==> flow/design.v <==
module pc(
  input wire rst,
  input wire clk,
  input wire[31:0] din,
  input wire data_hazard,
  input wire control_hazard,
  output reg[31:0] pc
);
always @(posedge clk or posedge rst) begin
  if(rst) begin
      pc<=0;
  end
  else if(control_hazard) pc<=din;
  else if(data_hazard) pc<=pc;
  else pc <= din;
end
endmodule
module npc(
  input wire[1:0] op,
  input wire br,
  input wire[31:0] offset,
  input wire[31:0] rs_imm,
  input wire[31:0] pc,
  output wire[31:0] pc4,
  output reg[31:0] npc
);
assign pc4 = pc+4;
always @(*) begin
  if(op == 2'b01) npc = rs_imm;
  else if(op == 2'b10 && br == 1) npc = pc+offset-8;
  else if(op == 2'b10 && br == 0) npc = pc+4;
  else if(op == 2'b11) npc = pc+offset-8;
  else npc = pc+4;
end
endmodule
module IF_ID(
  input wire clk,
  input wire rst,
  input wire[31:0] IF_inst,
  input wire[31:0] IF_pc4,
  input wire data_hazard,
  input wire control_hazard,   
  output reg[31:0] ID_inst,
  output reg[31:0] ID_pc4
);
always @(posedge clk or posedge rst) begin
  if(rst) ID_inst<=0;
  else if(control_hazard) ID_inst<=0;
  else if(data_hazard) ID_inst<=ID_inst;
  else ID_inst<=IF_inst;
end
always @(posedge clk or posedge rst) begin
  if(rst) ID_pc4<=0;
  else if(control_hazard) ID_pc4<=0;
  else if(data_hazard) ID_pc4<=ID_pc4;
  else ID_pc4<=IF_pc4;
end
endmodule
module control #(
    localparam OP_R    = 7'b0110011,
    localparam OP_I    = 7'b0010011,
    localparam OP_LOAD = 7'b0000011,
    localparam OP_S    = 7'b0100011,
    localparam OP_B    = 7'b1100011,
    localparam OP_LUI  = 7'b0110111,
    localparam OP_JAL  = 7'b1101111,
    localparam OP_JALR = 7'b1100111
)
(
  input wire[31:0] inst,
  output reg[1:0] npc_op,
  output reg rf_we,
  output reg[1:0] rf_wsel,
  output reg[2:0] sext_op,
  output reg alub_sel,
  output reg dram_we,
  output reg[3:0] alu_op,
  output reg[1:0] rf_re
);
wire[6:0] opcode = inst[6:0];
wire[2:0] funct3 = inst[14:12];
wire[6:0] funct7 = inst[31:25];
always @(*) begin
  case(opcode)
    OP_R, OP_I, OP_LOAD, OP_LUI, OP_S: npc_op = 2'b00;
    OP_JALR:                           npc_op = 2'b01;
    OP_B:                              npc_op = 2'b10;
    OP_JAL:                            npc_op = 2'b11;
    default:                           npc_op = 2'b00;
  endcase
end
always @(*) begin
  if(opcode == OP_B || opcode == OP_S) rf_we = 0;
  else rf_we  = 1;
end
always @(*) begin
  case(opcode)
    OP_R, OP_I: rf_wsel = 2'b00;
    OP_LOAD: rf_wsel = 2'b01;
    OP_JALR, OP_JAL: rf_wsel = 2'b10;
    OP_LUI: rf_wsel = 2'b11;
    default: rf_wsel = 2'b00;
  endcase
end
always @(*) begin
  case(opcode)
    OP_I:
      case(funct3)
        3'b001, 3'b101: sext_op = 3'b010; 
        default: sext_op = 3'b001;
      endcase
    OP_LOAD, OP_JALR: sext_op = 3'b001;
    OP_LUI: sext_op = 3'b101;
    OP_JAL: sext_op = 3'b110;
    OP_B: sext_op = 3'b100;
    OP_S: sext_op = 3'b011;
    OP_R: sext_op = 3'b000;
    default: sext_op = 3'b000;
  endcase
end
always @ (*) begin
    case (opcode)
        OP_I, OP_LOAD, OP_S, OP_JALR:
            alub_sel = 1;  
        default:
            alub_sel = 0;  
    endcase
end
always @(*) begin
  if(opcode == OP_S) dram_we = 1;
  else dram_we = 0;
end
always @ (*) begin
    case (opcode)
        OP_R: begin
            case (funct3)
                3'b000 : alu_op = funct7[5] ? 4'b0001 : 4'b0000;
                3'b111 : alu_op = 4'b0010;
                3'b110 : alu_op = 4'b0011 ;
                3'b100 : alu_op = 4'b0100;
                3'b001 : alu_op = 4'b0101;
                3'b101 : alu_op = funct7[5] ? 4'b0111 : 4'b0110;
                default: alu_op = 4'b0010;
            endcase
        end
        OP_I: begin
            case (funct3)
                3'b000 : alu_op = 4'b0000;
                3'b111 : alu_op = 4'b0010;
                3'b110 : alu_op = 4'b0011 ;
                3'b100 : alu_op = 4'b0100;
                3'b001 : alu_op = 4'b0101;
                3'b101 : alu_op = funct7[5] ? 4'b0111 : 4'b0110;
                default: alu_op = 4'b0010;
            endcase
        end
        OP_LOAD, OP_S, OP_JALR:
            alu_op = 4'b0000;
        OP_B:begin
            case(funct3)
              3'b000 : alu_op = 4'b1000;
              3'b001 : alu_op = 4'b1001;
              3'b100 : alu_op = 4'b1010;
              3'b101 : alu_op = 4'b1011;
              default: alu_op = 4'b1000;
            endcase
        end
        default:
            alu_op = 4'b0010;
    endcase
end
always @(*) begin
  case(opcode)
    OP_I, OP_LOAD, OP_JALR:
      rf_re = 2'b01;
    OP_LUI, OP_JAL:
      rf_re = 2'b00;
    default: 
      rf_re = 2'b11;
  endcase
end
endmodule
module sext(
  input wire[31:0] din,
  input wire[2:0] op,
  output reg[31:0] ext
);
wire sign=din[31];
always @(*) begin
  if(op == 3'b000) ext=0;
  else if(op == 3'b001) ext={{20{sign}},{din[31:20]}};
  else if(op == 3'b010) ext={{27{1'b0}},{din[24:20]}};
  else if(op == 3'b011) ext={{20{sign}},{din[31:25]},{din[11:7]}};
  else if(op == 3'b100) ext={{19{sign}},{din[31]},{din[7]},{din[30:25]},{din[11:8]},{1'b0}};
  else if(op == 3'b101) ext={{din[31:12]},{12{1'b0}}};
  else if(op == 3'b110) ext={{11{sign}},{din[31]},{din[19:12]},{din[20]},{din[30:21]},{1'b0}};
  else ext = 0;
end
endmodule
module RF(
  input wire clk,
  input wire[4:0] rR1,
  input wire[4:0] rR2,
  input wire[4:0] wR,
  input wire we,
  input wire[1:0] rf_wsel,
  input wire[31:0] pc4,  
  input wire[31:0] ext,  
  input wire[31:0] alu_c,  
  input wire[31:0] rd,   
  output wire[31:0] rD1,
  output wire[31:0] rD2,
  output reg[31:0] wD   
);
reg[31:0] rf[31:0];
assign rD1 = (rR1 == 5'b0)? 32'b0 : rf[rR1];
assign rD2 = (rR2 == 5'b0)? 32'b0 : rf[rR2];
always @(*) begin
  case(rf_wsel)
    2'b00 : wD = alu_c;
    2'b01 : wD = rd;
    2'b10 : wD = pc4;
    2'b11 : wD = ext;
    default: wD = pc4;
  endcase
end
always @(posedge clk) begin
    if(we && (wR != 5'b0)) rf[wR] <= wD;
end
endmodule
module ID_EX(
  input wire clk,
  input wire rst,
  input wire[1:0] ID_npc_op,
  input wire ID_ram_we,
  input wire[3:0] ID_alu_op,
  input wire ID_alub_sel,
  input wire ID_rf_we,
  input wire[1:0] ID_rf_wsel,
  input wire[4:0] ID_wR,
  input wire[31:0] ID_pc4,
  input wire[31:0] ID_rD1,
  input wire[31:0] ID_rD2,
  input wire[31:0] ID_ext,
  output reg[1:0] EX_npc_op,
  output reg EX_ram_we,
  output reg[3:0] EX_alu_op,
  output reg EX_alub_sel,
  output reg EX_rf_we,
  output reg[1:0] EX_rf_wsel,
  output reg[4:0] EX_wR,
  output reg[31:0] EX_pc4,
  output reg[31:0] EX_rD1,
  output reg[31:0] EX_rD2,
  output reg[31:0] EX_ext,
  input wire control_hazard, 
  input wire data_hazard
);
always @(posedge clk or posedge rst) begin
  if(rst) EX_npc_op<=0;
  else if(control_hazard | data_hazard) EX_npc_op<=0;
  else EX_npc_op <= ID_npc_op;
end
always @(posedge clk or posedge rst) begin
  if(rst) EX_ram_we<=0;
  else if(control_hazard | data_hazard) EX_ram_we<=0;
  else EX_ram_we <= ID_ram_we;
end
always @(posedge clk or posedge rst) begin
  if(rst) EX_alu_op<=0;
  else if(control_hazard | data_hazard) EX_alu_op<=0;
  else EX_alu_op <= ID_alu_op;
end
always @(posedge clk or posedge rst) begin
  if(rst) EX_alub_sel<=0;
  else if(control_hazard | data_hazard) EX_alub_sel<=0;
  else EX_alub_sel <= ID_alub_sel;
end
always @(posedge clk or posedge rst) begin
  if(rst) EX_rf_we<=0;
  else if(control_hazard | data_hazard) EX_rf_we<=0;
  else EX_rf_we <= ID_rf_we;
end
always @(posedge clk or posedge rst) begin
  if(rst) EX_rf_wsel<=0;
  else if(control_hazard | data_hazard) EX_rf_wsel<=0;
  else EX_rf_wsel <= ID_rf_wsel;
end
always @(posedge clk or posedge rst) begin
  if(rst) EX_wR<=0;
  else if(control_hazard | data_hazard) EX_wR<=0;
  else EX_wR <= ID_wR;
end
always @(posedge clk or posedge rst) begin
  if(rst) EX_pc4<=0;
  else if(control_hazard | data_hazard) EX_pc4<=0;
  else EX_pc4 <= ID_pc4;
end
always @(posedge clk or posedge rst) begin
  if(rst) EX_rD1<=0;
  else if(control_hazard | data_hazard) EX_rD1<=0;
  else EX_rD1 <= ID_rD1;
end
always @(posedge clk or posedge rst) begin
  if(rst) EX_rD2<=0;
  else if(control_hazard | data_hazard) EX_rD2<=0;
  else EX_rD2 <= ID_rD2;
end
always @(posedge clk or posedge rst) begin
  if(rst) EX_ext<=0;
  else if(control_hazard | data_hazard) EX_ext<=0;
  else EX_ext <= ID_ext;
end
endmodule
module alu(
  input wire[31:0] rs1,
  input wire[31:0] rs2,
  input wire[31:0] imm,
  input wire alub_sel,
  input wire[3:0] alu_op,
  output wire[31:0] alu_c,
  output wire alu_f
);
  wire[31:0] dataA = rs1;
  wire[31:0] dataB = alub_sel ? imm : rs2;
  reg[31:0] result;
    always @(*) begin
        case(alu_op)
            4'b0000 : result = dataA + dataB;
            4'b0001 : result = dataA - dataB;
            4'b0010 : result = dataA & dataB;
            4'b0011  : result = dataA | dataB;
            4'b0100 : result = dataA ^ dataB;
            4'b0101 : result = dataA << dataB[4:0];
            4'b0110 : result = dataA >> dataB[4:0];
            4'b0111 : result = ($signed(dataA)) >>> dataB[4:0];
            default : result = 0;
        endcase
    end
    assign alu_c = result;
    wire[31:0] sub = dataA - dataB;
    wire lt = (dataA[31] ^ dataB[31]) ? dataA[31] : sub[31];
    reg f;
    always @(*) begin
      if(alu_op == 4'b1000 && sub == 0) f = 1;
      else if(alu_op == 4'b1001 && sub != 0) f = 1;
      else if(alu_op == 4'b1010 && lt) f = 1;
      else if(alu_op == 4'b1011 && lt == 0) f = 1;
      else f = 0; 
    end
    assign alu_f = f;
endmodule
module EX_MEM(
  input wire clk,
  input wire rst,
  input wire EX_ram_we,
  input wire EX_rf_we,
  input wire[1:0] EX_rf_wsel,
  input wire[4:0] EX_wR,
  input wire[31:0] EX_pc4,
  input wire[31:0] EX_alu_c,
  input wire[31:0] EX_rD2,
  input wire[31:0] EX_ext,
  output reg MEM_ram_we,
  output reg MEM_rf_we,
  output reg[1:0] MEM_rf_wsel,
  output reg[4:0] MEM_wR,
  output reg[31:0] MEM_pc4,
  output reg[31:0] MEM_alu_c,
  output reg[31:0] MEM_rD2,
  output reg[31:0] MEM_ext
);
always @(posedge clk or posedge rst) begin
  if(rst) MEM_ram_we <= 0;
  else MEM_ram_we <= EX_ram_we;
end
always @(posedge clk or posedge rst) begin
  if(rst) MEM_rf_we <= 0;
  else MEM_rf_we <= EX_rf_we;
end
always @(posedge clk or posedge rst) begin
  if(rst) MEM_rf_wsel <= 0;
  else MEM_rf_wsel <= EX_rf_wsel;
end
always @(posedge clk or posedge rst) begin
  if(rst) MEM_wR <= 0;
  else MEM_wR <= EX_wR;
end
always @(posedge clk or posedge rst) begin
  if(rst) MEM_pc4 <= 0;
  else MEM_pc4 <= EX_pc4;
end
always @(posedge clk or posedge rst) begin
  if(rst) MEM_alu_c <= 0;
  else MEM_alu_c <= EX_alu_c;
end
always @(posedge clk or posedge rst) begin
  if(rst) MEM_rD2 <= 0;
  else MEM_rD2 <= EX_rD2;
end
always @(posedge clk or posedge rst) begin
  if(rst) MEM_ext <= 0;
  else MEM_ext <= EX_ext;
end
endmodule
module MEM_WB(
  input wire clk,
  input wire rst,
  input wire MEM_rf_we,
  input wire[1:0] MEM_rf_wsel,
  input wire[4:0] MEM_wR,
  input wire[31:0] MEM_pc4,
  input wire[31:0] MEM_alu_c,
  input wire[31:0] MEM_rd,
  input wire[31:0] MEM_ext,
  output reg WB_rf_we,
  output reg[1:0] WB_rf_wsel,
  output reg[4:0] WB_wR,
  output reg[31:0] WB_pc4,
  output reg[31:0] WB_alu_c,
  output reg[31:0] WB_rd,
  output reg[31:0] WB_ext
);
always @(posedge clk or posedge rst) begin
  if(rst) WB_rf_we <= 0;
  else WB_rf_we <= MEM_rf_we;
end
always @(posedge clk or posedge rst) begin
  if(rst) WB_rf_wsel <= 0;
  else WB_rf_wsel <= MEM_rf_wsel;
end
always @(posedge clk or posedge rst) begin
  if(rst) WB_wR <= 0;
  else WB_wR <= MEM_wR;
end
always @(posedge clk or posedge rst) begin
  if(rst) WB_pc4 <= 0;
  else WB_pc4 <= MEM_pc4;
end
always @(posedge clk or posedge rst) begin
  if(rst) WB_alu_c <= 0;
  else WB_alu_c <= MEM_alu_c;
end
always @(posedge clk or posedge rst) begin
  if(rst) WB_rd <= 0;
  else WB_rd <= MEM_rd;
end
always @(posedge clk or posedge rst) begin
  if(rst) WB_ext <= 0;
  else WB_ext <= MEM_ext;
end
endmodule
module data_hazard_detection(
  input wire[4:0] ID_rR1,
  input wire[4:0] ID_rR2,
  input wire[1:0] ID_rf_re,  
  input wire[31:0] ID_rD1,
  input wire[31:0] ID_rD2,
  input wire[4:0] EX_wR,
  input wire EX_rf_we,
  input wire[1:0] EX_rf_wsel,
  input wire[31:0] EX_pc4,
  input wire[31:0] EX_ext,
  input wire[31:0] EX_alu_c,
  input wire[4:0] MEM_wR,
  input wire MEM_rf_we,
  input wire[1:0] MEM_rf_wsel,
  input wire[31:0] MEM_pc4,
  input wire[31:0] MEM_ext,
  input wire[31:0] MEM_alu_c,
  input wire[31:0] MEM_rd,
  input wire[4:0] WB_wR,
  input wire WB_rf_we,
  input wire[1:0] WB_rf_wsel,
  input wire[31:0] WB_pc4,
  input wire[31:0] WB_ext,
  input wire[31:0] WB_alu_c,
  input wire[31:0] WB_rd,
  output reg[31:0] new_rD1,
  output reg[31:0] new_rD2,
  output wire data_hazard    
);
wire rR1_a = (ID_rR1 == EX_wR) & EX_rf_we &  ID_rf_re[0] & (ID_rR1 != 5'b0);
wire rR2_a = (ID_rR2 == EX_wR) & EX_rf_we &  ID_rf_re[1] & (ID_rR2 != 5'b0);
wire rR1_b = (ID_rR1 == MEM_wR) & MEM_rf_we &  ID_rf_re[0] & (ID_rR1 != 5'b0);
wire rR2_b = (ID_rR2 == MEM_wR) & MEM_rf_we &  ID_rf_re[1] & (ID_rR2 != 5'b0);
wire rR1_c = (ID_rR1 == WB_wR) & WB_rf_we &  ID_rf_re[0] & (ID_rR1 != 5'b0);
wire rR2_c = (ID_rR2 == WB_wR) & WB_rf_we &  ID_rf_re[1] & (ID_rR2 != 5'b0);
assign data_hazard = (rR1_a && EX_rf_wsel == 2'b01) || (rR2_a && EX_rf_wsel == 2'b01);
always @(*) begin
  if(rR1_a) begin
    case(EX_rf_wsel)
      2'b10: new_rD1=EX_pc4;
      2'b11: new_rD1=EX_ext;
      2'b00: new_rD1=EX_alu_c;
      default: new_rD1=EX_alu_c;
    endcase
  end
  else if(rR1_b) begin
    case(MEM_rf_wsel)
    2'b10: new_rD1=MEM_pc4;
    2'b11: new_rD1=MEM_ext;
    2'b00: new_rD1=MEM_alu_c;
    2'b01: new_rD1=MEM_rd;
    default: new_rD1=MEM_alu_c;
    endcase
  end
  else if(rR1_c) begin
    case(WB_rf_wsel)
    2'b10: new_rD1=WB_pc4;
    2'b11: new_rD1=WB_ext;
    2'b00: new_rD1=WB_alu_c;
    2'b01: new_rD1=WB_rd;
    default: new_rD1=WB_alu_c;
    endcase
  end
  else new_rD1=ID_rD1;
end
always @(*) begin
  if(rR2_a) begin
    case(EX_rf_wsel)
      2'b10: new_rD2=EX_pc4;
      2'b11: new_rD2=EX_ext;
      2'b00: new_rD2=EX_alu_c;
      default: new_rD2=EX_alu_c;
    endcase
  end
  else if(rR2_b) begin
    case(MEM_rf_wsel)
    2'b10: new_rD2=MEM_pc4;
    2'b11: new_rD2=MEM_ext;
    2'b00: new_rD2=MEM_alu_c;
    2'b01: new_rD2=MEM_rd;
    default: new_rD2=MEM_alu_c;
    endcase
  end
  else if(rR2_c) begin
    case(WB_rf_wsel)
    2'b10: new_rD2=WB_pc4;
    2'b11: new_rD2=WB_ext;
    2'b00: new_rD2=WB_alu_c;
    2'b01: new_rD2=WB_rd;
    default: new_rD2=WB_alu_c;
    endcase
  end
  else new_rD2=ID_rD2;
end
endmodule
module control_hazard_detection(
  input wire[1:0] EX_npc_op,
  input wire alu_f,
  output reg control_hazard
);
always @(*) begin
  if(EX_npc_op == 2'b01 || EX_npc_op == 2'b11) control_hazard = 1'b1;
  else if(EX_npc_op == 2'b10 && alu_f == 1) control_hazard = 1'b1;
  else control_hazard = 1'b0;
end
endmodule
`timescale 1ns / 1ps
module myCPU (
    input  wire         cpu_rst,
    input  wire         cpu_clk,
    output wire [13:0]  inst_addr,
    input  wire [31:0]  inst,
    output wire [31:0]  Bus_addr,
    input  wire [31:0]  Bus_rdata,
    output wire         Bus_wen,
    output wire [31:0]  Bus_wdata
);
wire[31:0] pc;
wire[31:0] npc;
wire[31:0] pc4;
wire[31:0] ID_inst;
wire[31:0] ID_pc4;
wire[1:0] npc_op;
wire rf_we;
wire[1:0] rf_wsel;
wire[2:0] sext_op;
wire alub_sel;
wire dram_we;
wire[3:0] alu_op;
wire[1:0] rf_re;
wire[31:0] ext;
wire[31:0] rD1;
wire[31:0] rD2;
wire[31:0] wD;
wire[1:0] EX_npc_op;
wire EX_ram_we;
wire[3:0] EX_alu_op;
wire EX_alub_sel;
wire EX_rf_we;
wire[1:0] EX_rf_wsel;
wire[4:0] EX_wR;
wire[31:0] EX_pc4;
wire[31:0] EX_rD1;
wire[31:0] EX_rD2;
wire[31:0] EX_ext;
wire[31:0] alu_c;
wire alu_f;
wire MEM_ram_we;
wire MEM_rf_we;
wire[1:0] MEM_rf_wsel;
wire[4:0] MEM_wR;
wire[31:0] MEM_pc4;
wire[31:0] MEM_alu_c;
wire[31:0] MEM_rD2;
wire[31:0] MEM_ext;
wire[31:0] rd;
wire WB_rf_we;
wire[1:0] WB_rf_wsel;
wire[4:0] WB_wR;
wire[31:0] WB_pc4;
wire[31:0] WB_alu_c;
wire[31:0] WB_rd;
wire[31:0] WB_ext;
wire[31:0] new_rD1;
wire[31:0] new_rD2;
wire data_hazard;
wire control_hazard;
pc PC(
  .rst(cpu_rst),
  .clk(cpu_clk),
  .din(npc),
  .data_hazard(data_hazard),
  .control_hazard(control_hazard),
  .pc(pc)
);
npc NPC(
  .op(EX_npc_op),
  .br(alu_f),
  .offset(EX_ext),
  .rs_imm(alu_c),
  .pc(pc),
  .pc4(pc4),
  .npc(npc)
);
assign inst_addr = pc[15:2];
IF_ID U_IF_ID(
  .clk(cpu_clk),
  .rst(cpu_rst),
  .IF_inst(inst),
  .IF_pc4(pc4),
  .data_hazard(data_hazard),
  .control_hazard(control_hazard),   
  .ID_inst(ID_inst),
  .ID_pc4(ID_pc4)
);
control CU(
  .inst(ID_inst),
  .npc_op(npc_op),
  .rf_we(rf_we),
  .rf_wsel(rf_wsel),
  .sext_op(sext_op),
  .alub_sel(alub_sel),
  .dram_we(dram_we),
  .alu_op(alu_op),
  .rf_re(rf_re)
);
sext SEXT(
  .din(ID_inst),
  .op(sext_op),
  .ext(ext)
);
RF U_RF(
  .clk(cpu_clk),
  .rR1(ID_inst[19:15]),
  .rR2(ID_inst[24:20]),
  .wR(WB_wR),
  .we(WB_rf_we),
  .rf_wsel(WB_rf_wsel),
  .pc4(WB_pc4),  
  .ext(WB_ext),  
  .alu_c(WB_alu_c),  
  .rd(WB_rd),   
  .rD1(rD1),
  .rD2(rD2),
  .wD(wD)  
);
ID_EX U_ID_EX(
  .clk(cpu_clk),
  .rst(cpu_rst),
  .ID_npc_op(npc_op),
  .ID_ram_we(dram_we),
  .ID_alu_op(alu_op),
  .ID_alub_sel(alub_sel),
  .ID_rf_we(rf_we),
  .ID_rf_wsel(rf_wsel),
  .ID_wR(ID_inst[11:7]),
  .ID_pc4(ID_pc4),
  .ID_rD1(new_rD1),
  .ID_rD2(new_rD2),
  .ID_ext(ext),
  .EX_npc_op(EX_npc_op),
  .EX_ram_we(EX_ram_we),
  .EX_alu_op(EX_alu_op),
  .EX_alub_sel(EX_alub_sel),
  .EX_rf_we(EX_rf_we),
  .EX_rf_wsel(EX_rf_wsel),
  .EX_wR(EX_wR),
  .EX_pc4(EX_pc4),
  .EX_rD1(EX_rD1),
  .EX_rD2(EX_rD2),
  .EX_ext(EX_ext),
  .control_hazard(control_hazard), 
  .data_hazard(data_hazard)
);
alu ALU(
  .rs1(EX_rD1),
  .rs2(EX_rD2),
  .imm(EX_ext),
  .alub_sel(EX_alub_sel),
  .alu_op(EX_alu_op),
  .alu_c(alu_c),
  .alu_f(alu_f)
);
EX_MEM U_EX_MEM(
  .clk(cpu_clk),
  .rst(cpu_rst),
  .EX_ram_we(EX_ram_we),
  .EX_rf_we(EX_rf_we),
  .EX_rf_wsel(EX_rf_wsel),
  .EX_wR(EX_wR),
  .EX_pc4(EX_pc4),
  .EX_alu_c(alu_c),
  .EX_rD2(EX_rD2),
  .EX_ext(EX_ext),
  .MEM_ram_we(MEM_ram_we),
  .MEM_rf_we(MEM_rf_we),
  .MEM_rf_wsel(MEM_rf_wsel),
  .MEM_wR(MEM_wR),
  .MEM_pc4(MEM_pc4),
  .MEM_alu_c(MEM_alu_c),
  .MEM_rD2(MEM_rD2),
  .MEM_ext(MEM_ext)
);
assign Bus_addr = MEM_alu_c;   
assign rd = Bus_rdata;     
assign Bus_wen = MEM_ram_we;  
assign Bus_wdata = MEM_rD2;    
MEM_WB U_MEM_WB(
  .clk(cpu_clk),
  .rst(cpu_rst),
  .MEM_rf_we(MEM_rf_we),
  .MEM_rf_wsel(MEM_rf_wsel),
  .MEM_wR(MEM_wR),
  .MEM_pc4(MEM_pc4),
  .MEM_alu_c(MEM_alu_c),
  .MEM_rd(rd),
  .MEM_ext(MEM_ext),
  .WB_rf_we(WB_rf_we),
  .WB_rf_wsel(WB_rf_wsel),
  .WB_wR(WB_wR),
  .WB_pc4(WB_pc4),
  .WB_alu_c(WB_alu_c),
  .WB_rd(WB_rd),
  .WB_ext(WB_ext)
);
data_hazard_detection U_datahazard_detection(
  .ID_rR1(ID_inst[19:15]),
  .ID_rR2(ID_inst[24:20]),
  .ID_rf_re(rf_re),  
  .ID_rD1(rD1),
  .ID_rD2(rD2),
  .EX_wR(EX_wR),
  .EX_rf_we(EX_rf_we),
  .EX_rf_wsel(EX_rf_wsel),
  .EX_pc4(EX_pc4),
  .EX_ext(EX_ext),
  .EX_alu_c(alu_c),
  .MEM_wR(MEM_wR),
  .MEM_rf_we(MEM_rf_we),
  .MEM_rf_wsel(MEM_rf_wsel),
  .MEM_pc4(MEM_pc4),
  .MEM_ext(MEM_ext),
  .MEM_alu_c(MEM_alu_c),
  .MEM_rd(rd),
  .WB_wR(WB_wR),
  .WB_rf_we(WB_rf_we),
  .WB_rf_wsel(WB_rf_wsel),
  .WB_pc4(WB_pc4),
  .WB_ext(WB_ext),
  .WB_alu_c(WB_alu_c),
  .WB_rd(WB_rd),
  .new_rD1(new_rD1),
  .new_rD2(new_rD2),
  .data_hazard(data_hazard)
);
control_hazard_detection U_control_hazard_detection(
  .EX_npc_op(EX_npc_op),
  .alu_f(alu_f),
  .control_hazard(control_hazard)
);
endmodule
==> flow/run.sh <==
#!/bin/bash
# the make line also repeats each setting of config.mk as NAME=value (left out here)
make -C /OpenROAD-flow-scripts/flow DESIGN_CONFIG=/design/flow/config.mk WORK_HOME=/design/flow/orfs CLKGATE_MAP_FILE= finish
==> flow/config.mk <==
export PLATFORM = sky130hd
export DESIGN_NAME = myCPU
export DESIGN_NICKNAME = myCPU
export VERILOG_FILES = /design/flow/design.v
export SDC_FILE = /design/flow/constraint.sdc
export NUM_CORES = 4
export LEC_CHECK = 0
export CAP_MARGIN = 20
export CELL_PAD_IN_SITES_DETAIL_PLACEMENT = 0
export CELL_PAD_IN_SITES_GLOBAL_PLACEMENT = 3
export CORE_ASPECT_RATIO = 0.92
export CORE_MARGIN = 7
export CORE_UTILIZATION = 70
export CTS_CLUSTER_DIAMETER = 73
export GPL_ROUTABILITY_DRIVEN = 1
export PLACE_DENSITY = 0.62
export SETUP_SLACK_MARGIN = 1.06
export SLEW_MARGIN = 20
==> flow/constraint.sdc <==
create_clock -name core_clock -period 3.83 [get_ports {cpu_clk}]
set_input_delay 0.7660 -clock core_clock [delete_from_list [all_inputs] [get_ports {cpu_clk}]]
set_output_delay 0.7660 -clock core_clock [all_outputs]
set_load 0.01 [all_outputs]
==> Changelog: implementation, run 1 <==
### Implementation results

* Yosys warning count at 12
* Most frequent cells after synthesis: edfxtp_1 (1024), mux4_2 (720), dfrtp_1 (521)
* Main synth FF type: edfxtp_1
* Last stage: 3_1_place_gp_skip_io
* Cells in synth_stat.txt at about 5600
* Netlist cell types at slightly below 90
* Die area at 123700 um^2
* Ys async rst share at approximately 34%
* Comb area leader: multiplexers
* Post-Synthesis Cell Area at approximately 80000 um^2
* Post-synthesis adder-cell area fraction at between 2 and 3%
* Mux share at between 20% and 30%
* Yosys Chip Area at between 70000 and 80000 um^2
* Synth area leader: edfxtp_1
* Outcome: aborted with a tool error
* Core Box Area at about 110000 um^2
* Count leader, synth: edfxtp_1
* Synth top area share at about two fifths
* Seq cells post-synth at around 1500
* Number of enable flip-flop cells at between 1000 and 1500
* Die W at roughly 370 um
* XOR Share, Synth at between 1 and 1.5%
* Compound-Gate Fraction of Synth Area at 7.979%
* Synth area leaders: edfxtp_1 (39%), mux4_2 (20%), dfrtp_1 (16%), mux2i_1 (2.6%), ha_1 (2.5%)
* Cell Rows at between 100 and 150
* Height of the die at 337.9 um
* Syn Area/Cell at between 10 and 15 um^2
* Synth Seq Share at 54.88%
* Syn Inst Count at ~5600
* Core Util at FP at 70.78%
* First Err: [ERROR GPL-0301] Utilization 122.560 % exceeds 100%.
* Simple-gate portion of the synthesized area at around 6.4%
==> run 2: changes to the inputs <==
CORE_UTILIZATION = 72   (was 70)
PLACE_DENSITY = 0.35   (was 0.62)
SETUP_SLACK_MARGIN = 1.04   (was 1.06)
==> run 2 against run 1 <==
  * The run again fails in 3_1_place_gp_skip_io
  * Synthesized cell count unchanged
  * Area after synthesis is the same
  * Die size decreased by 2.7%
==> Changelog: implementation, run 2 <==
### Implementation results

* Outcome: aborted with a tool error (unchanged)
* Last stage: 3_1_place_gp_skip_io (unchanged)
* First Err: [ERROR GPL-0301] Utilization 126.526 % exceeds 100%. (was [ERROR GPL-0301] Utilization 122.560 % exceeds 100%.)
* Post-synthesis adder-cell area fraction at 2.592% (unchanged)
* Yosys warning count at 12 (unchanged)
* Netlist cell types at 87 (unchanged)
* Seq cells post-synth at 1546 (unchanged)
* Syn Area/Cell at 14.31 um^2 (unchanged)
* Ys async rst share at 33.76% (unchanged)
* Count leader, synth: edfxtp_1 (unchanged)
* Most frequent cells after synthesis: edfxtp_1 (1024), mux4_2 (720), dfrtp_1 (521) (unchanged)
* XOR Share, Synth at 1.218% (unchanged)
* Die W at 361.2 um (was 366.1 um)
* Synth top area share at 38.52% (unchanged)
* Height of the die at 333.4 um (was 337.9 um)
* Yosys Chip Area at 79840 um^2 (unchanged)
* Simple-gate portion of the synthesized area at 6.393% (unchanged)
* Synth area leader: edfxtp_1 (unchanged)
* Compound-Gate Fraction of Synth Area at 7.979% (unchanged)
* Synth area leaders: edfxtp_1 (39%), mux4_2 (20%), dfrtp_1 (16%), mux2i_1 (2.6%), ha_1 (2.5%) (unchanged)
* Comb area leader: multiplexers (unchanged)
* Mux share at 23.75% (unchanged)
* Die area at 120400 um^2 (was 123700 um^2)
* Syn Inst Count at 5579 (unchanged)
* Synth Seq Share at 54.88% (unchanged)
* Number of enable flip-flop cells at 1024 (unchanged)
* Core Util at FP at 73.05% (was 70.78%)
* Main synth FF type: edfxtp_1 (unchanged)
* Cell Rows at 116 (was 118)
* Post-Synthesis Cell Area at 79840 um^2 (unchanged)
* Core Box Area at 109300 um^2 (was 112800 um^2)
* Cells in synth_stat.txt at 5579 (unchanged)
==> run 3: changes to the inputs <==
CELL_PAD_IN_SITES_DETAIL_PLACEMENT = unset   (was 0)
CELL_PAD_IN_SITES_GLOBAL_PLACEMENT = unset   (was 3)
CORE_ASPECT_RATIO = unset   (was 0.92)
CORE_MARGIN = 2   (was 7)
CORE_UTILIZATION = 61   (was 72)
CTS_CLUSTER_DIAMETER = unset   (was 73)
GPL_ROUTABILITY_DRIVEN = unset   (was 1)
HOLD_SLACK_MARGIN = 0.29   (was unset)
PLACE_DENSITY = unset   (was 0.35)
SETUP_SLACK_MARGIN = unset   (was 1.04)
clock period = 5.78 ns   (was 3.83 ns; I/O delays follow)
==> run 3 against run 2 <==
  * The layout now fails its checks (negative setup slack)
  * Synthesized cell count did not move
  * Area after synthesis did not move
  * Die size rose by 11%
==> Changelog: implementation, run 3 <==
### Metrics

* Slew HR at between 10% and 20%
* Worst hold start: U_EX_MEM.MEM_pc4[25]
* Gr busiest metal: met2
* Num CTS Buffers at approximately 160
* Crit path depth at 28
* P_int at 25.03 mW
* Yosys warning count at 12 (unchanged)
* Combinational share of power at a little over a third
* Reg2Reg Depth at 28
* Clock Skews at 0.04306 ns
* Synth area leader: edfxtp_1 (unchanged)
* CP max-delay cell: or4_4
* Measured slew at the worst slew-check pin at ~1.2 ns
* Comb area leader: multiplexers (unchanged)
* Flop pwr share at 37.7%
* Total power draw at 39.21 mW
* Post-Synthesis Cell Area at 79840 um^2 (unchanged)
* Syn Inst Count at 5579 (unchanged)
* Syn Area/Cell at 14.31 um^2 (unchanged)
* Largest delay share family, worst path: simple AND/OR/NAND/NOR gates
* Setup CP Type: reg -> reg
* Synth top area share at 38.52% (unchanged)
* Crit path top cell by count: nor2_1
* Outcome: complete, but fails checks (was aborted with a tool error)
* Arrival @ worst endpoint at a little under 8 ns
* First-pass GRT wire length at 417.5 mm
* Compound-Gate Fraction of Synth Area at 7.979% (unchanged)
* Min cycle time layout at ~7 ns
* Residual DRC count at 0
* Wire per inst at approximately 37 um
* Antenna violation net count after detailed routing at 0
* GRT Residual Overflow at 0
* Worst slack at placement at -1.684 ns
* Clock Sinks at around 1500
* Hold_buf cts at 0
* FF-to-FF setup slack at -1.25 ns
* Buf/Inv on CP at 3
* Vias per Instance at 7.312
* Largest net degree at the start of global routing at about 180
* Cell Rows at 132 (was 116)
* Highest clock rate at roughly 140 MHz
* Hold WC Path Type: reg -> reg
* GR Util met1 at about 60%
* Main synth FF type: edfxtp_1 (unchanged)
* XOR Share, Synth at 1.218% (unchanged)
* Worst hold endpoint: U_MEM_WB.WB_pc4[25]
* Crit path from: U_ID_EX.EX_alub_sel
* Synth area leaders: edfxtp_1 (39%), mux4_2 (20%), dfrtp_1 (16%), mux2i_1 (2.6%), ha_1 (2.5%) (unchanged)
* Number of enable flip-flop cells at 1024 (unchanged)
* Core Box Area at 129600 um^2 (was 109300 um^2)
* Post-synthesis adder-cell area fraction at 2.592% (unchanged)
* Yosys Chip Area at 79840 um^2 (unchanged)
* Clk buf depth at 3
* Grt met2 use at 63.24%
* Antenna violations before repair at 10
* Drt initial violations at about 9500
* Final setup violating endpoints at between 200 and 250
* Count leader, synth: edfxtp_1 (unchanged)
* Seq group at around 15 mW
* CTS tree: yes
* DRT Pass-1 Iters at 9
* Seq cells post-synth at 1546 (unchanged)
* Mux share at 23.75% (unchanged)
* Lkg Pwr at between 30 and 40 nW
* Top power group: registers
* Cells in synth_stat.txt at 5579 (unchanged)
* Post-detail-place hpwl at approximately 200 mm
* Core Util at FP at 61.58% (was 73.05%)
* Root buf cell: clkbuf_16
* Simple-gate portion of the synthesized area at 6.393% (unchanged)
* OpenROAD warnings at roughly 110
* Clk slew on worst S/H paths at around 0.07 ns
* Minimum hold slack at between 0.3 and 0.4 ns
* Routed wire length at between 200 and 300 mm
* Reg-to-reg critical path endpoint: U_ID_EX.EX_ext[11]
* Post-route worst setup slack at -1.255 ns
* Height of the die at 365.8 um (was 333.4 um)
* NetSw at 14.18 mW
* Comb. pwr at between 10 and 15 mW
* P_clk at 10.3 mW
* Late-Pin Clk Latency at ~0.83 ns
* Pwr Density at ~420 nW/um^2
* Port Buffers at approximately 140
* Clock Power Share at between 20% and 30%
* Ys async rst share at 33.76% (unchanged)
* Vias at between 50000 and 60000
* Worst Path Max Fanout at 5
* Max cap viols at 0
* Worst Hold Depth at 0
* Most frequent cells after synthesis: edfxtp_1 (1024), mux4_2 (720), dfrtp_1 (521) (unchanged)
* Area delta synth->final at 17.99%
* CP Data Required Time at ~6.5 ns
* Placer Congestion at 1.063
* RSZ-0062 raised after global routing: yes
* Final net count at 6307
* Worst r2r src: U_ID_EX.EX_alub_sel
* Synth Seq Share at 54.88% (unchanged)
* Final Max Tran Viols at 0
* Die area at 133800 um^2 (was 120400 um^2)
* GRT Util Overall at about 44%
* Worst setup SP type: register
* Fail Reasons: negative setup slack
* Die W at 365.8 um (was 361.2 um)
* I/O pin cnt at about 150
* Netlist cell types at 87 (unchanged)
* Max H-tree Level at 4
* CP Capture Point: U_ID_EX.EX_ext[11]
* Crit-path max cell delay at ~0.55 ns
* Worst setup EP type: register
* Met3 Resource Use GR at 12.24%
* Final period util at 121.7%
* Peak supply drop at ~0.44 mV
* Final Hold Viols at 0
* Sw Ratio at between 30% and 40%
* Number of global-route vias before repair at 57610
run 3: repair_timing:
action	in CTS	in global routing
setup buffers	8	14
resized	85	210
cloned	6	15
pin swaps	21	27
endpoints found under the setup margin	254	260
run 3: per-layer routing:
layer / vias up / wire (um)
met4: 6 / 19040
met5: - / 49
li1: 22750 / -
met3: 948 / 40780
met2: 4962 / 128600
met1: 29510 / 106500
run 3: layout make-up:
type                    count  area, um^2
well taps                1742        2180
fillers                  8041       35450
repair buffers            723        6640
clock inverters            82       803.3
clock buffers             205        4294
flip-flops and latches   1546       43860
inverters                 240       907.1
diodes                      8       20.02
multi-input cells        3409       35500
run 3: per-stage QoR:
step | instances | setup TNS [ns] | instance area (um^2) | util [%]
after floorplan | 5610 | -1433.70 | 80900 | -
after CTS | 7920 | -226.47 | 92820 | 71.59
after global placement | 7621 | -340.03 | 87200 | 67.26
final | 7955 | -267.44 | 94200 | 72.66
after detailed placement | 7622 | -363.25 | 87220 | 67.28
after global routing | 7948 | -305.28 | 94180 | 72.64
==> run 4: changes to the inputs <==
ABC_AREA = 1   (was unset)
CAP_MARGIN = 15   (was 20)
CELL_PAD_IN_SITES_DETAIL_PLACEMENT = 2   (was unset)
CELL_PAD_IN_SITES_GLOBAL_PLACEMENT = 3   (was unset)
CORE_ASPECT_RATIO = 0.91   (was unset)
CORE_MARGIN = 10   (was 2)
CORE_UTILIZATION = 69   (was 61)
CTS_CLUSTER_DIAMETER = 73   (was unset)
GPL_ROUTABILITY_DRIVEN = 1   (was unset)
HOLD_SLACK_MARGIN = unset   (was 0.29)
MIN_ROUTING_LAYER = met2   (was unset)
PLACE_DENSITY_LB_ADDON = 0.11   (was unset)
SETUP_SLACK_MARGIN = 0.25   (was unset)
SLEW_MARGIN = 15   (was 20)
clock period = 7.47 ns   (was 5.78 ns; I/O delays follow)
==> run 4 against run 3 <==
  * Die size rose by 0.36%
  * Area after synthesis rose by 3.7%
  * The flow now stops in 3_1_place_gp_skip_io
  * Synthesized cell count rose by 71%
==> Changelog: implementation, run 4 <==
### Implementation results

* Comb area leader: AND-OR/OR-AND gates (was multiplexers)
* Cell Rows at 121 (was 132)
* Post-synthesis adder-cell area fraction at 2.500% (was 2.592%)
* Yosys warning count at 12 (unchanged)
* XOR Share, Synth at 0.6136% (was 1.218%)
* Syn Inst Count at 9529 (was 5579)
* Yosys Chip Area at 82790 um^2 (was 79840 um^2)
* Cells in synth_stat.txt at 9529 (was 5579)
* Synth Seq Share at 52.92% (was 54.88%)
* Most frequent cells after synthesis: o21ai_0 (2138), nand2_1 (1239), edfxtp_1 (1024) (was edfxtp_1 (1024), mux4_2 (720), dfrtp_1 (521))
* Height of the die at 350.4 um (was 365.8 um)
* Seq cells post-synth at 1546 (unchanged)
* Outcome: aborted with a tool error (was complete, but fails checks)
* Main synth FF type: edfxtp_1 (unchanged)
* Core Util at FP at 69.31% (was 61.58%)
* Die W at 383.1 um (was 365.8 um)
* Syn Area/Cell at 8.689 um^2 (was 14.31 um^2)
* Synth area leaders: edfxtp_1 (37%), dfrtp_1 (16%), o21ai_0 (13%), nand2_1 (5.6%), a21oi_1 (4.4%) (was edfxtp_1 (39%), mux4_2 (20%), dfrtp_1 (16%), mux2i_1 (2.6%), ha_1 (2.5%))
* Last stage: 3_1_place_gp_skip_io
* Core Box Area at 119500 um^2 (was 129600 um^2)
* Compound-Gate Fraction of Synth Area at 22.87% (was 7.979%)
* Count leader, synth: o21ai_0 (was edfxtp_1)
* Number of enable flip-flop cells at 1024 (unchanged)
* Netlist cell types at 63 (was 87)
* Synth top area share at 37.14% (was 38.52%)
* Simple-gate portion of the synthesized area at 13.45% (was 6.393%)
* Mux share at 0.2297% (was 23.75%)
* Post-Synthesis Cell Area at 82790 um^2 (was 79840 um^2)
* First Err: [ERROR FLW-0024] Place density exceeds 1.0 (current PLACE_DENSITY_LB_ADDON =  0.11). Please check if the value of  PLACE_DENSITY_LB_ADDON is between 0 and 0.99.
* Synth area leader: edfxtp_1 (unchanged)
* Ys async rst share at 33.76% (unchanged)
* Die area at 134300 um^2 (was 133800 um^2)
==> run 5: changes to the inputs <==
ABC_AREA = unset   (was 1)
CAP_MARGIN = 20   (was 15)
CELL_PAD_IN_SITES_DETAIL_PLACEMENT = 0   (was 2)
CORE_ASPECT_RATIO = 0.92   (was 0.91)
CORE_MARGIN = 7   (was 10)
CORE_UTILIZATION = 64   (was 69)
MIN_ROUTING_LAYER = unset   (was met2)
SETUP_SLACK_MARGIN = 1.08   (was 0.25)
SLEW_MARGIN = 20   (was 15)
clock period = 3.83 ns   (was 7.47 ns; I/O delays follow)
==> run 5 against run 4 <==
  * The flow again stops in 3_1_place_gp_skip_io
  * Synthesized cell count down 41%
  * Die size up 0.43%
  * Area after synthesis down 3.6%
==> Changelog: implementation, run 5 <==
### Implementation results

* Syn Area/Cell at 14.31 um^2 (was 8.689 um^2)
* Post-synthesis adder-cell area fraction at 2.592% (was 2.500%)
* Synth area leaders: edfxtp_1 (39%), mux4_2 (20%), dfrtp_1 (16%), mux2i_1 (2.6%), ha_1 (2.5%) (was edfxtp_1 (37%), dfrtp_1 (16%), o21ai_0 (13%), nand2_1 (5.6%), a21oi_1 (4.4%))
* Netlist cell types at 87 (was 63)
* Most frequent cells after synthesis: edfxtp_1 (1024), mux4_2 (720), dfrtp_1 (521) (was o21ai_0 (2138), nand2_1 (1239), edfxtp_1 (1024))
* Synth Seq Share at 54.88% (was 52.92%)
* Synth area leader: edfxtp_1 (unchanged)
* Comb area leader: multiplexers (was AND-OR/OR-AND gates)
* First Err: [ERROR FLW-0024] Place density exceeds 1.0 (current PLACE_DENSITY_LB_ADDON =  0.11). Please check if the value of  PLACE_DENSITY_LB_ADDON is between 0 and 0.99. (unchanged)
* Core Util at FP at 64.40% (was 69.31%)
* Height of the die at 352.8 um (was 350.4 um)
* Main synth FF type: edfxtp_1 (unchanged)
* Seq cells post-synth at 1546 (unchanged)
* Die W at 382.2 um (was 383.1 um)
* Ys async rst share at 33.76% (unchanged)
* Mux share at 23.75% (was 0.2297%)
* Post-Synthesis Cell Area at 79840 um^2 (was 82790 um^2)
* Cells in synth_stat.txt at 5579 (was 9529)
* XOR Share, Synth at 1.218% (was 0.6136%)
* Yosys Chip Area at 79840 um^2 (was 82790 um^2)
* Simple-gate portion of the synthesized area at 6.393% (was 13.45%)
* Syn Inst Count at 5579 (was 9529)
* Outcome: aborted with a tool error (unchanged)
* Core Box Area at 124000 um^2 (was 119500 um^2)
* Synth top area share at 38.52% (was 37.14%)
* Number of enable flip-flop cells at 1024 (unchanged)
* Die area at 134800 um^2 (was 134300 um^2)
* Last stage: 3_1_place_gp_skip_io (unchanged)
* Cell Rows at 124 (was 121)
* Yosys warning count at 12 (unchanged)
* Count leader, synth: edfxtp_1 (was o21ai_0)
* Compound-Gate Fraction of Synth Area at 7.979% (was 22.87%)
==> run 6: changes to the inputs <==
CELL_PAD_IN_SITES_GLOBAL_PLACEMENT = 0   (was 3)
CORE_ASPECT_RATIO = 0.91   (was 0.92)
CORE_MARGIN = 2   (was 7)
CORE_UTILIZATION = 72   (was 64)
CTS_CLUSTER_SIZE = 14   (was unset)
PLACE_DENSITY_LB_ADDON = 0.04   (was 0.11)
SETUP_SLACK_MARGIN = 0.18   (was 1.08)
clock period = 6.17 ns   (was 3.83 ns; I/O delays follow)
==> run 6 against run 5 <==
  * The flow stops in 5_1_grt
  * Synthesized cell count stayed put
  * Area after synthesis unchanged
  * Die size is 16% lower
==> Changelog: implementation, run 6 <==
### Implementation results

* Ys async rst share at 33.76% (unchanged)
* Netlist cell types at 87 (unchanged)
* Syn Inst Count at 5579 (unchanged)
* Cells in synth_stat.txt at 5579 (unchanged)
* Simple-gate portion of the synthesized area at 6.393% (unchanged)
* Seq cells post-synth at 1546 (unchanged)
* Port Buffers at between 100 and 150
* Synth area leaders: edfxtp_1 (39%), mux4_2 (20%), dfrtp_1 (16%), mux2i_1 (2.6%), ha_1 (2.5%) (unchanged)
* Main synth FF type: edfxtp_1 (unchanged)
* Die area at 113600 um^2 (was 134800 um^2)
* Clk buf depth at 3
* Cell Rows at 116 (was 124)
* Mux share at 23.75% (unchanged)
* Num CTS Buffers at 130
* GRT Residual Overflow at 6
* GRT Util Overall at a little over two thirds
* Outcome: aborted with a tool error (unchanged)
* XOR Share, Synth at 1.218% (unchanged)
* First Err: [ERROR GRT-0116] Global routing finished with congestion. Check the congestion regions in the DRC Viewer. (was [ERROR FLW-0024] Place density exceeds 1.0 (current PLACE_DENSITY_LB_ADDON =  0.11). Please check if the value of  PLACE_DENSITY_LB_ADDON is between 0 and 0.99.)
* Syn Area/Cell at 14.31 um^2 (unchanged)
* Hold_buf cts at 0
* Die W at 353.1 um (was 382.2 um)
* Core Util at FP at 72.57% (was 64.40%)
* Synth top area share at 38.52% (unchanged)
* Root buf cell: clkbuf_16
* Most frequent cells after synthesis: edfxtp_1 (1024), mux4_2 (720), dfrtp_1 (521) (unchanged)
* Placer Congestion at about 1.1
* Core Box Area at 110000 um^2 (was 124000 um^2)
* Comb area leader: multiplexers (unchanged)
* I/O pin cnt at roughly 150
* Max H-tree Level at 4
* Synth Seq Share at 54.88% (unchanged)
* Post-synthesis adder-cell area fraction at 2.592% (unchanged)
* Count leader, synth: edfxtp_1 (unchanged)
* Post-detail-place hpwl at 205.9 mm
* Yosys Chip Area at 79840 um^2 (unchanged)
* Clock Sinks at 1546
* Placed cell area at 86020 um^2
* Height of the die at 321.7 um (was 352.8 um)
* Post-Synthesis Cell Area at 79840 um^2 (unchanged)
* Compound-Gate Fraction of Synth Area at 7.979% (unchanged)
* Yosys warning count at 12 (unchanged)
* Last stage: 5_1_grt (was 3_1_place_gp_skip_io)
* Synth area leader: edfxtp_1 (unchanged)
* Number of enable flip-flop cells at 1024 (unchanged)
[run 6: what timing repair did]
action | 4_1_cts
pin swaps | 29
gates cloned | 26
setup endpoints to repair | 249
buffers inserted | 36
gates resized | 307
endpoints found under the hold margin | 0
[run 6: per-stage QoR]
step,instances,setup slack [ns]
detailed placement,7263,-1.007
CTS,7511,-0.6135
floorplan,5610,-2.155
global placement,7262,-0.5978
[run 6: routing by layer]
| layer | global-route usage, % | GRT overflow |
|---|---|---|
| met4 | 61.32 | 4 |
| met2 | 87.13 | 2 |
| met5 | 29.91 | 0 |
| met1 | 73.80 | 0 |
| met3 | 51.65 | 0 |
==> run 7: changes to the inputs <==
CELL_PAD_IN_SITES_DETAIL_PLACEMENT = 2   (was 0)
CELL_PAD_IN_SITES_GLOBAL_PLACEMENT = 3   (was 0)
CORE_MARGIN = 7   (was 2)
CORE_UTILIZATION = 30   (was 72)
CTS_CLUSTER_SIZE = unset   (was 14)
PLACE_DENSITY_LB_ADDON = 0.11   (was 0.04)
SETUP_SLACK_MARGIN = 1.08   (was 0.18)
clock period = 4.62 ns   (was 6.17 ns; I/O delays follow)
==> run 7 against run 6 <==
  * Now fails the layout checks on negative setup slack
  * Die size is 150% higher
  * Area after synthesis stayed put
  * Synthesized cell count stayed put
==> Changelog: implementation, run 7 <==
### Metrics

* Reg2Reg Depth at 33
* Vias per Instance at about 5.6
* Antenna violations before repair at 37
* NetSw at ~20 mW
* Flop pwr share at 34.6%
* Syn Inst Count at 5579 (unchanged)
* Clock Power Share at ~27%
* Final Max Tran Viols at 0
* Worst setup EP type: register
* I/O pin cnt at 145 (unchanged)
* Highest clock rate at between 100 and 150 MHz
* Routed wire length at approximately 360 mm
* Arrival @ worst endpoint at around 8 ns
* RSZ-0062 raised after global routing: yes
* Placer Congestion at 0.9099 (was 1.125)
* Seq cells post-synth at 1546 (unchanged)
* Final Hold Viols at 0
* OpenROAD warnings at 95
* Core Box Area at 264400 um^2 (was 110000 um^2)
* Seq group at 18.7 mW
* Worst setup SP type: register
* Largest net degree at the start of global routing at between 90 and 100
* CP Capture Point: U_ID_EX.EX_ext[5]
* Setup CP Type: reg -> reg
* Clk slew on worst S/H paths at 0.06 ns
* CP Data Required Time at 5.38 ns
* Met3 wire len at slightly above 20 mm
* Syn Area/Cell at 14.31 um^2 (unchanged)
* Comb. pwr at between 20 and 25 mW
* CTS tree: yes
* Fillcell total at around 26000
* Netlist cell types at 87 (unchanged)
* Post-route worst setup slack at -2.524 ns
* Crit path depth at 33
* Drt initial violations at slightly above 5000
* Fail Reasons: negative setup slack
* Pwr Density at between 500 and 600 nW/um^2
* Hold WC Path Type: reg -> reg
* Worst slack at placement at -2.779 ns (was -1.007 ns)
* DR top layer: met5
* Number of enable flip-flop cells at 1024 (unchanged)
* Main synth FF type: edfxtp_1 (unchanged)
* TNS Setup at -596.81 ns
* Die area at 280800 um^2 (was 113600 um^2)
* GRT Residual Overflow at 0
* Wire per inst at about 36 um
* Count leader, synth: edfxtp_1 (unchanged)
* Final net count at about 6700
* Max cap viols at 0
* Worst Hold Depth at 0
* Root buf cell: clkbuf_16 (unchanged)
* Largest delay share family, worst path: simple AND/OR/NAND/NOR gates
* Reg-to-reg critical path endpoint: U_ID_EX.EX_ext[5]
* Post-Synthesis Cell Area at 79840 um^2 (unchanged)
* Synth area leader: edfxtp_1 (unchanged)
* Height of the die at 506.1 um (was 321.7 um)
* Hold_buf cts at 0 (unchanged)
* Sw Ratio at a little over a third
* Worst hold endpoint: U_MEM_WB.WB_ext[7]
* Post-synthesis adder-cell area fraction at 2.592% (unchanged)
* First-pass GRT wire length at 504.4 mm
* M1 wire length at 172.2 mm
* Top power group: combinational cells
* GRT Util Overall at approximately a quarter
* Compound-Gate Fraction of Synth Area at 7.979% (unchanged)
* Vias at between 50000 and 60000
* DRT Pass-1 Iters at 5
* Cell Rows at 180 (was 116)
* Synth area leaders: edfxtp_1 (39%), mux4_2 (20%), dfrtp_1 (16%), mux2i_1 (2.6%), ha_1 (2.5%) (unchanged)
* Yosys warning count at 12 (unchanged)
* Peak supply drop at 0.3197 mV
* P_int at roughly 34 mW
* Outcome: complete, but fails checks (was aborted with a tool error)
* Worst hold start: U_EX_MEM.MEM_ext[7]
* Worst r2r src: U_ID_EX.EX_alub_sel
* Crit path from: U_ID_EX.EX_alub_sel
* Number of global-route vias before repair at 61560
* Num CTS Buffers at 188 (was 130)
* Placed insts at 9731 (was 7263)
* Clock Skews at around 0.093 ns
* Ys async rst share at 33.76% (unchanged)
* Residual DRC count at 0
* Antenna violation net count after detailed routing at 0
* Final setup violating endpoints at about 270
* Crit path top cell by count: nor2_1
* Worst Path Max Fanout at 7
* Final Util at between 30% and 40%
* FF-to-FF setup slack at -2.52 ns
* Measured slew at the worst slew-check pin at between 1 and 1.5 ns
* Comb area leader: multiplexers (unchanged)
* Non-Filler Instances at 10180
* Combinational share of power at a little under two fifths
* Most frequent cells after synthesis: edfxtp_1 (1024), mux4_2 (720), dfrtp_1 (521) (unchanged)
* Late-Pin Clk Latency at ~0.86 ns
* WL met2 at around 160 mm
* Post-detail-place hpwl at 258.0 mm (was 205.9 mm)
* XOR Share, Synth at 1.218% (unchanged)
* Min cycle time layout at 7.144 ns
* Simple-gate portion of the synthesized area at 6.393% (unchanged)
* CP max-delay cell: or4_4
* Lkg Pwr at about 37 nW
* Slew HR at 22.40%
* Port Buffers at 144 (unchanged)
* Clk buf depth at 4 (was 3)
* Total power draw at around 54 mW
* Cells in synth_stat.txt at 5579 (unchanged)
* Max H-tree Level at 4 (unchanged)
* Die W at 554.8 um (was 353.1 um)
* Core Util at FP at 30.19% (was 72.57%)
* Mux share at 23.75% (unchanged)
* P_clk at around 15 mW
* Final period util at 154.6%
* Crit-path max cell delay at 0.58 ns
* Yosys Chip Area at 79840 um^2 (unchanged)
* Area delta synth->final at 26.83%
* Buf/Inv on CP at 9
* Synth top area share at 38.52% (unchanged)
* Clock Sinks at 1546 (unchanged)
* Synth Seq Share at 54.88% (unchanged)
==> run 7: per-layer routing <==
| layer | up-vias | track usage [%] |
|---|---|---|
| met2 | 1669 | 38.51 |
| met5 | - | 0 |
| met4 | 16 | 6.542 |
| li1 | 23590 | - |
| met1 | 31320 | 37.36 |
| met3 | 372 | 4.655 |
==> run 7: through the flow <==
step                      cell area (um^2)  hold WS [ns]
after global routing                101200        0.3735
after CTS                           100700        0.3604
after detailed placement             92240        0.3590
after global placement               92240        0.3541
final                               101300        0.3601
after floorplan                      81010        0.3312
==> run 7: area by class of cell <==
cell class | count | area (um^2) | area share, %
Sequential cell | 1546 | 43870 | 43.32
Clock inverter | 82 | 814.5 | 0.8045
Tap cell | 3549 | 4441 | 4.386
Inverter | 240 | 932.1 | 0.9206
Clock buffer | 251 | 5094 | 5.031
Antenna cell | 16 | 40.04 | 0.03954
Multi-Input combinational cell | 3411 | 35750 | 35.31
Timing Repair Buffer | 1086 | 10310 | 10.18
==> run 7: repair_timing <==
action / 4_1_cts / 5_1_grt
gates resized: 322 / 81
setup endpoints to repair: 281 / 281
buffers inserted: 52 / 18
pin swaps: 52 / 33
hold endpoints to repair: 0 / 0
cloned: 30 / 1
==> run 8: changes to the inputs <==
CELL_PAD_IN_SITES_DETAIL_PLACEMENT = unset   (was 2)
CELL_PAD_IN_SITES_GLOBAL_PLACEMENT = unset   (was 3)
CORE_ASPECT_RATIO = unset   (was 0.91)
CORE_MARGIN = 2   (was 7)
CORE_UTILIZATION = 65   (was 30)
CTS_CLUSTER_DIAMETER = unset   (was 73)
CTS_CLUSTER_SIZE = 57   (was unset)
GPL_ROUTABILITY_DRIVEN = unset   (was 1)
PLACE_DENSITY_LB_ADDON = unset   (was 0.11)
SETUP_SLACK_MARGIN = -0.35   (was 1.08)
clock period = 5.77 ns   (was 4.62 ns; I/O delays follow)
==> run 8 against run 7 <==
  * Still fails the layout checks on negative setup slack
  * Critical path depth decreased by 2
  * Global-route usage increased by 26 points
  * Via count increased by 7.5%
  * Combinational power decreased by about 30%
  * Highest routed layer unchanged
  * Critical endpoint is now U_ID_EX.EX_rf_wsel[0]
  * First-iteration DRC count increased by 130%
  * Wire length decreased by 12%
  * Hold slack got worse by 0.011 ns
  * Largest power group is now registers
  * Total power decreased by 26%
==> Changelog: implementation, run 8 <==
### Metrics

* Worst hold start: U_EX_MEM.MEM_ext[7] (unchanged)
* Hold WC Path Type: reg -> reg (unchanged)
* Reg-to-reg critical path endpoint: U_ID_EX.EX_rf_wsel[0] (was U_ID_EX.EX_ext[5])
* Setup CP Type: reg -> reg (unchanged)
* Min cycle time layout at 7.047 ns (was 7.144 ns)
* CTS tree: yes (unchanged)
* Worst r2r src: U_ID_EX.EX_alub_sel (unchanged)
* Max H-tree Level at 4 (unchanged)
* Flop pwr share at 37.6% (was 34.6%)
* I/O pin cnt at 145 (unchanged)
* Cell Rows at 128 (was 180)
* Num CTS Buffers at 155 (was 188)
* GRT Residual Overflow at 0 (unchanged)
* Max cap viols at 0 (unchanged)
* CP Data Required Time at 6.47 ns (was 5.38 ns)
* Final Util at 76.59% (was 38.30%)
* Die area at 125600 um^2 (was 280800 um^2)
* RSZ-0062 raised after global routing: yes (unchanged)
* Antenna violation net count after detailed routing at 0 (unchanged)
* FF-to-FF setup slack at -1.28 ns (was -2.52 ns)
* Sw Ratio at 36.99% (was 36.38%)
* Fail Reasons: negative setup slack (unchanged)
* Compound-Gate Fraction of Synth Area at 7.979% (unchanged)
* Placer Congestion at 1.086 (was 0.9099)
* DR top layer: met5 (unchanged)
* Worst slack at placement at -1.279 ns (was -2.779 ns)
* Residual DRC count at 0 (unchanged)
* Clk slew on worst S/H paths at 0.08 ns (was 0.06 ns)
* Hold_buf cts at 0 (unchanged)
* Worst hold endpoint: U_MEM_WB.WB_ext[7] (unchanged)
* Design Area, Final at 93340 um^2 (was 101300 um^2)
* DRT Pass-1 Iters at 12 (was 5)
* Arrival @ worst endpoint at 7.74 ns (was 7.91 ns)
* Yosys warning count at 12 (unchanged)
* Final period util at 122.1% (was 154.6%)
* Late-Pin Clk Latency at 0.84 ns (was 0.86 ns)
* Seq group at 15.0 mW (was 18.7 mW)
* M1 wire length at 101.0 mm (was 172.2 mm)
* Outcome: complete, but fails checks (unchanged)
* Crit path from: U_ID_EX.EX_alub_sel (unchanged)
* Area delta synth->final at 16.92% (was 26.83%)
* Final Hold Viols at 0 (unchanged)
* Main synth FF type: edfxtp_1 (unchanged)
* Number of global-route vias before repair at 61450 (was 61560)
* Clk buf depth at 3 (was 4)
* Port Buffers at 144 (unchanged)
* Worst setup SP type: register (unchanged)
* Syn Inst Count at 5579 (unchanged)
* Post-route worst setup slack at -1.277 ns (was -2.524 ns)
* Synth Seq Share at 54.88% (unchanged)
* Core Box Area at 121900 um^2 (was 264400 um^2)
* Measured slew at the worst slew-check pin at 1.260 ns (was 1.161 ns)
* Syn Area/Cell at 14.31 um^2 (unchanged)
* Pwr Density at 427.8 nW/um^2 (was 533.6 nW/um^2)
* Netlist cell types at 87 (unchanged)
* XOR Share, Synth at 1.218% (unchanged)
* Most frequent cells after synthesis: edfxtp_1 (1024), mux4_2 (720), dfrtp_1 (521) (unchanged)
* Reg2Reg Depth at 31 (was 33)
* Met3 wire len at 53.00 mm (was 20.72 mm)
* Ys async rst share at 33.76% (unchanged)
* Clock Skews at 0.06864 ns (was 0.09330 ns)
* Synth area leader: edfxtp_1 (unchanged)
* Lkg Pwr at 34.73 nW (was 37.44 nW)
* Drt initial violations at 11660 (was 5094)
* Post-detail-place hpwl at 201.0 mm (was 258.0 mm)
* Vias at 61260 (was 56970)
* Clock Power Share at 26.4% (was 27.1%)
* Crit path top cell by count: nor2_1 (unchanged)
* Core Util at FP at 65.50% (was 30.19%)
* OpenROAD warnings at 117 (was 95)
* Post-Synthesis Cell Area at 79840 um^2 (unchanged)
* Comb area leader: multiplexers (unchanged)
* Number of enable flip-flop cells at 1024 (unchanged)
* Worst Path Max Fanout at 7 (unchanged)
* Seq cells post-synth at 1546 (unchanged)
* Crit path depth at 31 (was 33)
* Routed wire length at 321.1 mm (was 364.7 mm)
* Final setup violating endpoints at 252 (was 272)
* CP Capture Point: U_ID_EX.EX_rf_wsel[0] (was U_ID_EX.EX_ext[5])
* Largest delay share family, worst path: simple AND/OR/NAND/NOR gates (unchanged)
* Root buf cell: clkbuf_16 (unchanged)
* Crit-path max cell delay at 0.51 ns (was 0.58 ns)
* Largest net degree at the start of global routing at 127 (was 99)
* Mux share at 23.75% (unchanged)
* Synth top area share at 38.52% (unchanged)
* CP max-delay cell: fa_1 (was or4_4)
* Top power group: registers (was combinational cells)
* Vias per Instance at 7.813 (was 5.595)
* Final Max Tran Viols at 0 (unchanged)
* Die W at 354.5 um (was 554.8 um)
* Worst setup EP type: register (unchanged)
* Clock Sinks at 1546 (unchanged)
* Count leader, synth: edfxtp_1 (unchanged)
* Combinational share of power at 36.0% (was 38.3%)
* Yosys Chip Area at 79840 um^2 (unchanged)
* WL met2 at 137.1 mm (was 161.5 mm)
* Post-synthesis adder-cell area fraction at 2.592% (unchanged)
* Synth area leaders: edfxtp_1 (39%), mux4_2 (20%), dfrtp_1 (16%), mux2i_1 (2.6%), ha_1 (2.5%) (unchanged)
* Highest clock rate at 141.9 MHz (was 140.0 MHz)
* Placed cell area at 87020 um^2 (was 92240 um^2)
* Worst Hold Depth at 0 (unchanged)
* First-pass GRT wire length at 453.4 mm (was 504.4 mm)
* Cells in synth_stat.txt at 5579 (unchanged)
* P_clk at 10.5 mW (was 14.6 mW)
* P_int at 25.16 mW (was 34.37 mW)
* Wire per inst at 40.95 um (was 35.82 um)
* Buf/Inv on CP at 7 (was 9)
* Slew HR at 15.64% (was 22.40%)
* GRT Util Overall at 51.51% (was 25.34%)
* Comb. pwr at 14.4 mW (was 20.7 mW)
* Peak supply drop at 0.5259 mV (was 0.3197 mV)
* Height of the die at 354.5 um (was 506.1 um)
* Simple-gate portion of the synthesized area at 6.393% (unchanged)
* Fillcell total at 6624 (was 26310)
* Antenna violations before repair at 27 (was 37)
* NetSw at 14.77 mW (was 19.66 mW)
* Final net count at 6304 (was 6702)
## run 8: metal layers
metal	vias up	GRT usage, %
li1	22750	-
met1	29810	65.58
met2	6807	73.42
met3	1862	20.19
met4	24	35.25
met5	-	0.3774
## run 8: repair_timing
item,CTS,global route
endpoints found under the hold margin,0,0
pin swaps,17,13
setup endpoints to repair,249,250
gates resized,116,75
cloned,7,2
buffers inserted,40,8
## run 8: final cells by class
cell class                 instances  area (um^2)  share of cell area [%]
multi-input combinational       3409        35080                   37.58
clock buffer                     219         4355                   4.666
inverter                         240        907.1                  0.9718
sequential                      1546        43860                   46.99
antenna                           13        32.53                 0.03485
tap                             1625         2033                   2.178
timing repair buffer             723         6391                   6.847
clock inverter                    65        683.2                  0.7319
## run 8: through the flow
step	hold WS, ns	power [mW]	instances	TNS [ns]
after floorplan	0.3312	22.18	5610	-1440.36
after global placement	0.3512	28.04	7496	-247.29
after detailed placement	0.3550	28.29	7498	-255.95
after CTS	0.3562	38.93	7822	-205.46
after global routing	0.3640	40.71	7829	-304.28
final	0.3487	39.93	7840	-265.49
Power is estimated from default activity; no workload was simulated.
